==> flow/design.v <==
module fpadd (
    clk, reset, start,
    a, b,
    sum, 
    done
);
    input clk, reset, start;
    input [31:0] a, b;
    output [31:0] sum;
    output done;
    reg sign_a, sign_b, sign_r;
    reg [7:0] exp_a, exp_b, exp_r;
	reg [25:0] mant_a, mant_b;
    reg [25:0] mant_r;
	reg [31:0] sum;  
	reg done;
    reg [23:0] mant_sum;
    parameter IDLE = 3'b000;
    parameter SIGN = 3'b001;
    parameter SHIFT = 3'b010;
    parameter ADD = 3'b011;
	parameter RESSIGN = 3'b100;
    parameter NORM = 3'b101;
    parameter SEARCH = 3'b110;
	parameter FIN = 3'b111;
    reg[2:0] pres_state;
	always @(posedge clk) begin
	    if(reset) begin
			exp_a <= 0; exp_b <= 0; exp_r <= 0;
			mant_a <= 0; mant_b <= 0; mant_r <= 0;
			sign_a <= 0; sign_b <= 0; sign_r <= 0;
			done <= 0; sum <= 0; mant_sum <= 0;
    	end
    	else if(start) begin
	    	sign_a <= a[31];
	    	sign_b <= b[31];
			exp_a <= a[30:23];
			exp_b <= b[30:23];
			mant_a <= {3'b001, a[22:0]};  
			mant_b <= {3'b001, b[22:0]};  
	    	done <= 0;
	    	pres_state <= IDLE;
	    end
	    else begin
	    	case(pres_state)
			IDLE:  
	    	begin
		    	if ((exp_a == 8'b0) && (mant_a[22:0] == 22'b0 && mant_a[23] == 1'b1)) begin
					sum <= {sign_b, exp_b, mant_b[22:0]};
					done <= 1;
					pres_state <= FIN;
		    	end
	    		else if ((exp_b == 8'b0) && (mant_b[22:0] == 22'b0 && mant_b[23] == 1'b1)) begin
					sum <= {sign_a, exp_a, mant_a[22:0]};
					done <= 1;
					pres_state <= FIN;
		    	end
				else if (exp_a == 8'b11111111) begin
					sum <= {sign_a, exp_a, mant_a[22:0]};
					done <= 1;
					pres_state <= FIN;
				end
				else if (exp_b == 8'b11111111) begin
					sum <= {sign_b, exp_b, mant_b[22:0]};
					done <= 1;
					pres_state <= FIN;
				end
				else begin
					pres_state <= SIGN;
				end
			end	
			SIGN:  
			begin
				if (sign_a) begin
					mant_a <= ~mant_a + 1;
				end	
				if (sign_b) begin
					mant_b <= ~mant_b + 1;
				end	
				pres_state <= SHIFT;
			end
			SHIFT:  
			begin
				if(exp_a > exp_b) begin
					mant_b <= {sign_b, mant_b[25:1]};  
					exp_b <= exp_b + 1;
					exp_r <= exp_a;
				end
				else if(exp_a < exp_b) begin
					mant_a <= {sign_a, mant_a[25:1]};  
					exp_a <= exp_a + 1;
					exp_r <= exp_b;
				end
				else
					exp_r <= exp_a;
				pres_state <= (exp_a == exp_b) ? ADD : pres_state;
			end
			ADD:  
			begin
				mant_r <= mant_a + mant_b;
				pres_state <= RESSIGN;
			end
			RESSIGN:  
			begin
				if (mant_r[25] == 1) begin
					sign_r <= 1;
					mant_r <= -mant_r;
				end else begin
					sign_r <= 0;
				end
				pres_state <= NORM;
			end
			NORM:  
			begin
				if (mant_r == 0) begin
					exp_r <= 0;
					pres_state <= FIN;
				end else if ((mant_r[24] == 0) && (mant_r[23] == 1)) begin
					pres_state <= FIN;
				end else if (mant_r[24] == 1) begin
					mant_r <= mant_r >> 1;
					exp_r  <= exp_r + 1;
					pres_state <= FIN;
				end else
					pres_state <= SEARCH;
			end
			SEARCH:  
			begin
				if(mant_r[23] != 1) begin
					mant_r <= mant_r << 1;
					exp_r  <= exp_r - 1;
					pres_state <= SEARCH;
				end else
					pres_state <= FIN;
			end
			FIN:
			begin
				if (!done) begin
					sum <= {sign_r, exp_r, {mant_r[22:0]}};
					done <= 1;
				end
			end
			endcase
	    end
	end
endmodule
clock: 1.96 ns
lec_check: 0
cap_margin: 20
core_margin: 2
core_utilization: 72
cts_cluster_diameter: 258
cts_cluster_size: 98
place_density: 0.39
slew_margin: 20
tns_end_percent: 10
run.sh (not shown) runs the stock make flow with config.mk's settings and CLKGATE_MAP_FILE=.
The first run failed in clock tree synthesis on DPL-0038.
Change:
ABC_AREA = 0   (was default)
CORE_UTILIZATION = 70   (was 72)
CTS_CLUSTER_DIAMETER = default   (was 258)
CTS_CLUSTER_SIZE = 32   (was 98)
PLACE_DENSITY = default   (was 0.39)
TNS_END_PERCENT = 5   (was 10)
clock period = 2.51 ns   (was 1.96 ns; I/O delays follow)
The changed run did not get past global routing (GRT-0232). Die size climbs by about 2.8%. Synthesized area does not change. Synthesized cell count does not change.
Change:
ABC_AREA = default   (was 0)
CORE_UTILIZATION = 72   (was 70)
CTS_CLUSTER_SIZE = default   (was 32)
PLACE_DENSITY = 0.67   (was default)
SETUP_SLACK_MARGIN = 1.18   (was default)
TNS_END_PERCENT = default   (was 5)
clock period = 4.08 ns   (was 2.51 ns; I/O delays follow)
After rerunning: With this change the flow passed the timing, design-rule and antenna checks; synthesized cell count does not change; area after synthesis stays the same; die area fell by 2.7%.
Change:
CAP_MARGIN = 5   (was 20)
SETUP_SLACK_MARGIN = 1.21   (was 1.18)
After rerunning:
- The new run completed without violations
- worst setup slack gains 64 ps
- wire length climbs slightly
- fmax climbs by a few percent

========
Starts from the design.v that is shown in full above.
export LEC_CHECK = 0
export ABC_AREA = 0
export CAP_MARGIN = 5
export CORE_ASPECT_RATIO = 0.5
export CORE_MARGIN = 9
export CORE_UTILIZATION = 45
export CTS_CLUSTER_DIAMETER = 331
export CTS_CLUSTER_SIZE = 98
export GPL_ROUTABILITY_DRIVEN = 0
export PLACE_DENSITY_LB_ADDON = 0.3
export SETUP_SLACK_MARGIN = -0.2
export SLEW_MARGIN = 20
export TNS_END_PERCENT = 70
create_clock -name core_clock -period 2.17 [get_ports {clk}]
The first run finished with setup timing left.
Next try:
Settings changed: ABC_AREA 0 to unset, CAP_MARGIN 5 to 20, CORE_ASPECT_RATIO 0.5 to unset, CORE_MARGIN 9 to 2, CORE_UTILIZATION 45 to 21, CTS_CLUSTER_DIAMETER 331 to unset, CTS_CLUSTER_SIZE 98 to unset, GPL_ROUTABILITY_DRIVEN 0 to unset, PLACE_DENSITY_LB_ADDON 0.3 to unset, SETUP_SLACK_MARGIN -0.2 to unset, TNS_END_PERCENT 70 to unset.
Clock period 2.17 ns to 5.2 ns, I/O delays scaled along.
Result: The changed run finished with timing, DRC and antenna clean; global-route usage shrinks by 15 points; critical path depth fell by 2; first-iteration DRC count came out lower by 58%; die area is higher by about 80%; area after synthesis is unchanged; worst setup slack gets better by 2000 ps; sequential cell count does not change; design area decreases by 21%; final cell count goes up by about 2.3%; utilization came out lower by 45 points; routed wire length went down by about 20%.
Next try:
Settings changed: CORE_UTILIZATION 21 to 40.
Clock period 5.2 ns to 3.66 ns, I/O delays scaled along.
Effect: Sequential share of layout area grows by 0.45 points; wire length shrinks by 4.7%; worst setup slack degrades by 970 ps.
Next try:
Settings changed: ABC_AREA set to 1, CORE_UTILIZATION 40 to 70.
Clock period 3.66 ns to 2.51 ns, I/O delays scaled along.
Result:
- The changed run passed the timing, design-rule and antenna checks
- wire length rose by 20%
- global-route usage is higher by 23 points
- die area shrinks by 36%
- total power rose by 110%
- sequential power went up by 70%
- clock-buffer cell count stays the same
Next try:
Settings changed: ABC_AREA 1 to unset, CORE_UTILIZATION 70 to 62.
Clock period 2.51 ns to 3.12 ns, I/O delays scaled along.
The new run completed without violations.
Final cell count is lower by 25%.
Routed wire length is lower by 18%.
Global-route usage is lower by 8.5 points.
Power and IR drop assume default switching activity.
